## Power_Spec_Cal
module Power_Spec_Cal(
           input wire clk,
           input wire rst,
           input wire dv,
           input wire [9:0] xk_index,
           input wire [24:0] fft_data_out_re,
           input wire [24:0] fft_data_out_im,
           output reg [49:0] Power_Spec,		 
           output reg data_valid,				 
           output reg dv_FFT					 
       );
Size in the first run: roughly 5,000 cells after synthesis, ~450 flip-flops, roughly 120 I/O pins, roughly 0.052 mm² of cells after synthesis.
==> flow/config.mk <==
export PLATFORM = sky130hd
export DESIGN_NAME = Power_Spec_Cal
export DESIGN_NICKNAME = Power_Spec_Cal
export VERILOG_FILES = /design/flow/design.v
export SDC_FILE = /design/flow/constraint.sdc
export NUM_CORES = 4
export LEC_CHECK = 0
export CAP_MARGIN = 20
export CELL_PAD_IN_SITES_DETAIL_PLACEMENT = 2
export CORE_ASPECT_RATIO = 0.63
export CORE_MARGIN = 2
export CORE_UTILIZATION = 40
export CTS_CLUSTER_DIAMETER = 64
export GPL_TIMING_DRIVEN = 0
export HOLD_SLACK_MARGIN = 0.18
export MAX_ROUTING_LAYER = met4
export PLACE_DENSITY_LB_ADDON = 0.04
export SLEW_MARGIN = 35
export TNS_END_PERCENT = 90
==> flow/constraint.sdc <==
create_clock -name core_clock -period 8.0 [get_ports {clk}]
set_input_delay 1.6000 -clock core_clock [delete_from_list [all_inputs] [get_ports {clk}]]
set_output_delay 1.6000 -clock core_clock [all_outputs]
set_load 0.01 [all_outputs]
run.sh (not shown) runs the stock make flow with config.mk's settings and CLKGATE_MAP_FILE=.
The baseline completed with no timing, DRC or antenna violations.
==> next run, changes <==
ABC_AREA = 1   (was unset)
CELL_PAD_IN_SITES_DETAIL_PLACEMENT = unset   (was 2)
CORE_ASPECT_RATIO = unset   (was 0.63)
CORE_UTILIZATION = 69   (was 40)
CTS_CLUSTER_DIAMETER = 367   (was 64)
GPL_TIMING_DRIVEN = unset   (was 0)
HOLD_SLACK_MARGIN = unset   (was 0.18)
MAX_ROUTING_LAYER = unset   (was met4)
PLACE_DENSITY = 0.39   (was unset)
PLACE_DENSITY_LB_ADDON = unset   (was 0.04)
SLEW_MARGIN = 20   (was 35)
TNS_END_PERCENT = unset   (was 90)
clock period = 6.36 ns   (was 8.0 ns; I/O delays follow)
Result:
- The new run reached the layout checks and failed them: setup timing
- maximum frequency climbs by about a fifth
- wire length shrinks by a little under a tenth
- core utilization increases by 34 points
==> next run, changes <==
ABC_AREA = unset   (was 1)
CORE_UTILIZATION = 64   (was 69)
CTS_CLUSTER_DIAMETER = unset   (was 367)
PLACE_DENSITY = unset   (was 0.39)
SETUP_SLACK_MARGIN = 1.33   (was unset)
clock period = 5.41 ns   (was 6.36 ns; I/O delays follow)
The changed run reached the layout checks and failed them: setup timing.
Core utilization grows by 2.6 points.
Area after synthesis went down by 8.3%.
Non-clock buffer count went up by 617.
Clock-buffer cell count decreases by 3.
Setup slack loses 1.4 ns.
==> next run, changes <==
CORE_UTILIZATION = 72   (was 64)
CTS_CLUSTER_SIZE = 10   (was unset)
PLACE_DENSITY = 0.6   (was unset)
SETUP_SLACK_MARGIN = 1.19   (was 1.33)
TNS_END_PERCENT = 5   (was unset)
clock period = 5.54 ns   (was 5.41 ns; I/O delays follow)
=> The changed run finished but fails on setup timing; final cell count came out lower by a few percent; maximum frequency fell slightly; worst hold slack gains 0.0047 ns; routed wire length is higher by a little under a tenth; die area came out lower by roughly a tenth; setup slack gains 0.029 ns; synthesized area does not change; final area falls by a few percent.
==> next run, changes <==
CAP_MARGIN = 30   (was 20)
CORE_ASPECT_RATIO = 0.89   (was unset)
CTS_CLUSTER_SIZE = 80   (was 10)
PLACE_DENSITY = 0.63   (was 0.6)
SETUP_SLACK_MARGIN = -0.43   (was 1.19)
TNS_END_PERCENT = unset   (was 5)
clock period = 6.11 ns   (was 5.54 ns; I/O delays follow)
Result: The changed run finished but failed the layout checks on setup timing; design area came out higher slightly; non-clock buffer count came out higher by 33; die area hardly moves.
